==> inputs of 11-12 <==
==> flow/design.v <==
module multicycle_arithmetic(
    input clk, rst, start, 
    input [1:0] op, 
    input [7:0] a, b, 
    output reg done, 
    output reg [15:0] result
);
    reg [2:0] state;
    parameter IDLE = 3'b000, LOAD = 3'b001, ADD = 3'b010, SUB = 3'b011, 
              MUL = 3'b100, DIV = 3'b101, DONE = 3'b110;
    always @(posedge clk or posedge rst) begin
        if (rst) begin
            state <= IDLE;
            done <= 0;
            result <= 0;
        end else begin
            case (state)
                IDLE: begin
                    done <= 0;
                    if (start) state <= LOAD;
                end
                LOAD: begin
                    case (op)
                        2'b00: state <= ADD;
                        2'b01: state <= SUB;
                        2'b10: state <= MUL;
                        2'b11: state <= DIV;
                        default: state <= DONE;
                    endcase
                end
                ADD: begin
                    result <= a + b;
                    state <= DONE;
                end
                SUB: begin
                    result <= a - b;
                    state <= DONE;
                end
                MUL: begin
                    result <= a * b;
                    state <= DONE;
                end
                DIV: begin
                    result <= (b != 0) ? a / b : 16'hFFFF;  
                    state <= DONE;
                end
                DONE: begin
                    done <= 1;
                    state <= IDLE;
                end
                default: state <= IDLE;
            endcase
        end
    end
endmodule
==> flow/run.sh <==
#!/bin/bash
# the make line also repeats each setting of config.mk as NAME=value (left out here)
make -C /OpenROAD-flow-scripts/flow DESIGN_CONFIG=/design/flow/config.mk WORK_HOME=/design/flow/orfs CLKGATE_MAP_FILE= finish
==> flow/config.mk <==
export PLATFORM = sky130hd
export DESIGN_NAME = multicycle_arithmetic
export DESIGN_NICKNAME = multicycle_arithmetic
export VERILOG_FILES = /design/flow/design.v
export SDC_FILE = /design/flow/constraint.sdc
export NUM_CORES = 4
export LEC_CHECK = 0
export ABC_AREA = 1
export CAP_MARGIN = 20
export CORE_MARGIN = 2
export CORE_UTILIZATION = 26
export CTS_CLUSTER_SIZE = 15
export HOLD_SLACK_MARGIN = -0.08
export SETUP_SLACK_MARGIN = -1.53
export SLEW_MARGIN = 5
==> flow/constraint.sdc <==
create_clock -name core_clock -period 35.0 [get_ports {clk}]
set_input_delay 7.0000 -clock core_clock [delete_from_list [all_inputs] [get_ports {clk}]]
set_output_delay 7.0000 -clock core_clock [all_outputs]
set_load 0.01 [all_outputs]
==> inputs of 10-26, as changes to 11-12 <==
CAP_MARGIN = 5   (was 20)
CORE_UTILIZATION = 70   (was 26)
CTS_CLUSTER_DIAMETER = 197   (was not set)
CTS_CLUSTER_SIZE = not set   (was 15)
HOLD_SLACK_MARGIN = not set   (was -0.08)
SETUP_SLACK_MARGIN = not set   (was -1.53)
SLEW_MARGIN = 20   (was 5)
==> flow/constraint.sdc (replaced) <==
create_clock -name core_clock -period 15.6 [get_ports {clk}]
set_input_delay 3.1200 -clock core_clock [delete_from_list [all_inputs] [get_ports {clk}]]
set_output_delay 3.1200 -clock core_clock [all_outputs]
set_load 0.01 [all_outputs]
==> notes <==
11-12 finished with timing, DRC and antenna clean. 10-26 failed in 3_5_place_dp with DPL-0033. In synthesized area, 10-26 and 11-12 do not differ. In die size, 11-12 is at 2.6 times the value of 10-26. Synthesized cell count is the same in 10-26 and 11-12.


==> run a: inputs <==
Starts from the design.v that is shown in full above.
make LEC_CHECK=0 ABC_AREA=1 CAP_MARGIN=25 CELL_PAD_IN_SITES_DETAIL_PLACEMENT=2 CORE_MARGIN=2 CORE_UTILIZATION=60 CTS_CLUSTER_SIZE=33 PLACE_DENSITY_LB_ADDON=0.26 SLEW_MARGIN=15 finish   # period 35.0 ns
run.sh (not shown) runs the stock make flow with config.mk's settings and CLKGATE_MAP_FILE=.
==> run b (differences from run a) <==
Settings changed: CAP_MARGIN 25 to 20, CELL_PAD_IN_SITES_DETAIL_PLACEMENT 2 to default, CORE_UTILIZATION 60 to 66, CTS_CLUSTER_DIAMETER from default to 218, CTS_CLUSTER_SIZE 33 to 73, HOLD_SLACK_MARGIN from default to 0.3, PLACE_DENSITY_LB_ADDON 0.26 to default, SLEW_MARGIN 15 to 20.
==> flow/constraint.sdc (replaced) <==
create_clock -name core_clock -period 30.0 [get_ports {clk}]
set_input_delay 6.0000 -clock core_clock [delete_from_list [all_inputs] [get_ports {clk}]]
set_output_delay 6.0000 -clock core_clock [all_outputs]
set_load 0.01 [all_outputs]
==> notes <==
- Run b completed, yet does not pass: setup timing. Run a ended with an error in detailed placement (DPL-0033).
- In synthesized cell count, run b and run a do not differ.
- In synthesized area, run b and run a do not differ.
- Against run b, the die size of run a is higher by 9.7%.
==> figures <==
metric	run a	run b
Weighted congestion reported at the end of routability-driven placement	0.8917	0.9148
Die Y	128.1 µm	122.3 µm
Top-level I/O count	38	38
Horizontal die dimension	128.1 µm	122.3 µm
Result of the run	aborted with a tool error	complete, but fails checks
Failing step	detailed placement	-
Violated checks	-	setup timing
Num rows	45	43
Most repeated cell in the gate-level netlist after synthesis	nand2_1	nand2_1
Share of the synthesized area in the top cell type	0.2085	0.2085
Number of distinct library cell variants in the gate-level netlist after synthesis	52	52
Post-synthesis share of cell area spent on full adders, half adders and majority gates	0.2909	0.2909
Post-Synth AOI/OAI Area	0.1439	0.1439
Die area	16410 µm²	14960 µm²
Total number of yosys warnings	1	1
Instance tally after logic synthesis	1424	1424
Standard cell core area	15150 µm²	13770 µm²
Fp_density	0.6101	0.6709
Async SR Flop Fraction	1.000	1.000
Combined area of all synthesized cells	9240 µm²	9240 µm²
Synth mux share	0	0


==> v28 <==
RTL: the design.v shown in full above, as it stands there.
Settings: LEC_CHECK=0, CAP_MARGIN=20, CORE_MARGIN=2, CORE_UTILIZATION=58, SETUP_SLACK_MARGIN=-2.0, SLEW_MARGIN=20, TNS_END_PERCENT=5; clock period 28.4 ns.
==> v14 (differences from v28) <==
- ABC_AREA: default -> 1
- CAP_MARGIN: 20 -> 40
- CORE_UTILIZATION: 58 -> 69
- CTS_CLUSTER_DIAMETER: default -> 238
- HOLD_SLACK_MARGIN: default -> 0.29
- SLEW_MARGIN: 20 -> 5
- TNS_END_PERCENT: 5 -> default
==> flow/constraint.sdc (replaced) <==
create_clock -name core_clock -period 30.9 [get_ports {clk}]
set_input_delay 6.1800 -clock core_clock [delete_from_list [all_inputs] [get_ports {clk}]]
set_output_delay 6.1800 -clock core_clock [all_outputs]
set_load 0.01 [all_outputs]
==> v18 (differences from v28) <==
- CORE_UTILIZATION: 58 -> 59
- CTS_CLUSTER_SIZE: default -> 15
- HOLD_SLACK_MARGIN: default -> -0.08
- SETUP_SLACK_MARGIN: -2.0 -> -1.64
==> flow/constraint.sdc (replaced) <==
create_clock -name core_clock -period 35.0 [get_ports {clk}]
set_input_delay 7.0000 -clock core_clock [delete_from_list [all_inputs] [get_ports {clk}]]
set_output_delay 7.0000 -clock core_clock [all_outputs]
set_load 0.01 [all_outputs]
==> v16 (differences from v28) <==
- ABC_AREA: default -> 1
- CAP_MARGIN: 20 -> 5
- CORE_UTILIZATION: 58 -> 72
- CTS_CLUSTER_DIAMETER: default -> 197
- CTS_CLUSTER_SIZE: default -> 44
- PLACE_DENSITY_LB_ADDON: default -> 0.27
- SETUP_SLACK_MARGIN: -2.0 -> default
- TNS_END_PERCENT: 5 -> default
==> flow/constraint.sdc (replaced) <==
create_clock -name core_clock -period 15.6 [get_ports {clk}]
set_input_delay 3.1200 -clock core_clock [delete_from_list [all_inputs] [get_ports {clk}]]
set_output_delay 3.1200 -clock core_clock [all_outputs]
set_load 0.01 [all_outputs]
==> comparison <==
- Against v14, the hold slack of v18 is lower by 0.0082 ns.
- Against v28, the synthesized cell count of v16 is higher by about 20%.
- Area after synthesis is the same in v14 and v16.
- v16 stopped in 3_5_place_dp on DPL-0033. v18 ran to the end with violations: negative setup slack. v28 aborted during 5_1_grt. v14 completed, yet does not pass: negative setup slack.
- Final area: v18 is smaller than v14 (about 10%).
- In v18 the utilization is lower than in v14, by 20 points.
- Against v14, the sequential share of layout area of v18 is higher by 0.59 points.
- Against v28, the die size of v14 is smaller by 14%.


==> inputs of yarrow <==
RTL: the design.v shown in full above, as it stands there.
==> flow/config.mk <==
export PLATFORM = sky130hd
export DESIGN_NAME = multicycle_arithmetic
export DESIGN_NICKNAME = multicycle_arithmetic
export VERILOG_FILES = /design/flow/design.v
export SDC_FILE = /design/flow/constraint.sdc
export NUM_CORES = 4
export LEC_CHECK = 0
export ABC_AREA = 1
export CAP_MARGIN = 5
export CELL_PAD_IN_SITES_GLOBAL_PLACEMENT = 3
export CORE_ASPECT_RATIO = 1.35
export CORE_MARGIN = 6
export CORE_UTILIZATION = 53
export GPL_TIMING_DRIVEN = 0
export PLACE_DENSITY_LB_ADDON = 0.06
export SETUP_SLACK_MARGIN = 5.0
export SLEW_MARGIN = 20
export TNS_END_PERCENT = 70
==> flow/constraint.sdc <==
create_clock -name core_clock -period 35.0 [get_ports {clk}]
set_input_delay 7.0000 -clock core_clock [delete_from_list [all_inputs] [get_ports {clk}]]
set_output_delay 7.0000 -clock core_clock [all_outputs]
set_load 0.01 [all_outputs]
==> xenon (differences from yarrow) <==
- ABC_AREA: 1 -> default
- CAP_MARGIN: 5 -> 20
- CELL_PAD_IN_SITES_GLOBAL_PLACEMENT: 3 -> default
- CORE_ASPECT_RATIO: 1.35 -> default
- CORE_MARGIN: 6 -> 10
- CORE_UTILIZATION: 53 -> 40
- CTS_CLUSTER_DIAMETER: default -> 290
- CTS_CLUSTER_SIZE: default -> 100
- GPL_TIMING_DRIVEN: 0 -> default
- PLACE_DENSITY_LB_ADDON: 0.06 -> default
- SETUP_SLACK_MARGIN: 5.0 -> -2.0
- SLEW_MARGIN: 20 -> 0
- TNS_END_PERCENT: 70 -> 25
==> impl_metrics.tcl <==
# flow metrics
set metrics [dict create \
    outcome "complete, but fails checks" \
    so_faults "negative setup slack" \
    chip_area_mm2 0.0292 \
    simple_gate_share_pct 21.8 \
    top_cell "ha_1" \
    ys_types 96 \
    finalSetupViolCount 1 \
    ys_top_cells_by_count "ha_1 (154), nor2_1 (112), nand2_1 (111)" \
    adder_share_pct 29.6 \
    setup_slack_ns -0.00368 \
]
the above is filed under xenon

==> impl_metrics.tcl <==
# collected from the flow reports
set metrics [dict create \
    outcome "did not finish" \
    ys_top_cells_by_count "nand2_1 (346), inv_1 (256), ha_1 (154)" \
    simple_gate_share_pct 31.7 \
    adder_share_pct 29.1 \
    ys_types 52 \
    stop_error "[ERROR FLW-0024] Place density exceeds 1.0 (current PLACE_DENSITY_LB_ADDON =  0.06). Please check if the value of  PLACE_DENSITY_LB_ADDON is between 0 and 0.99." \
    chip_area_mm2 0.0208 \
    stop_stage "3_1_place_gp_skip_io" \
]
the above is filed under yarrow

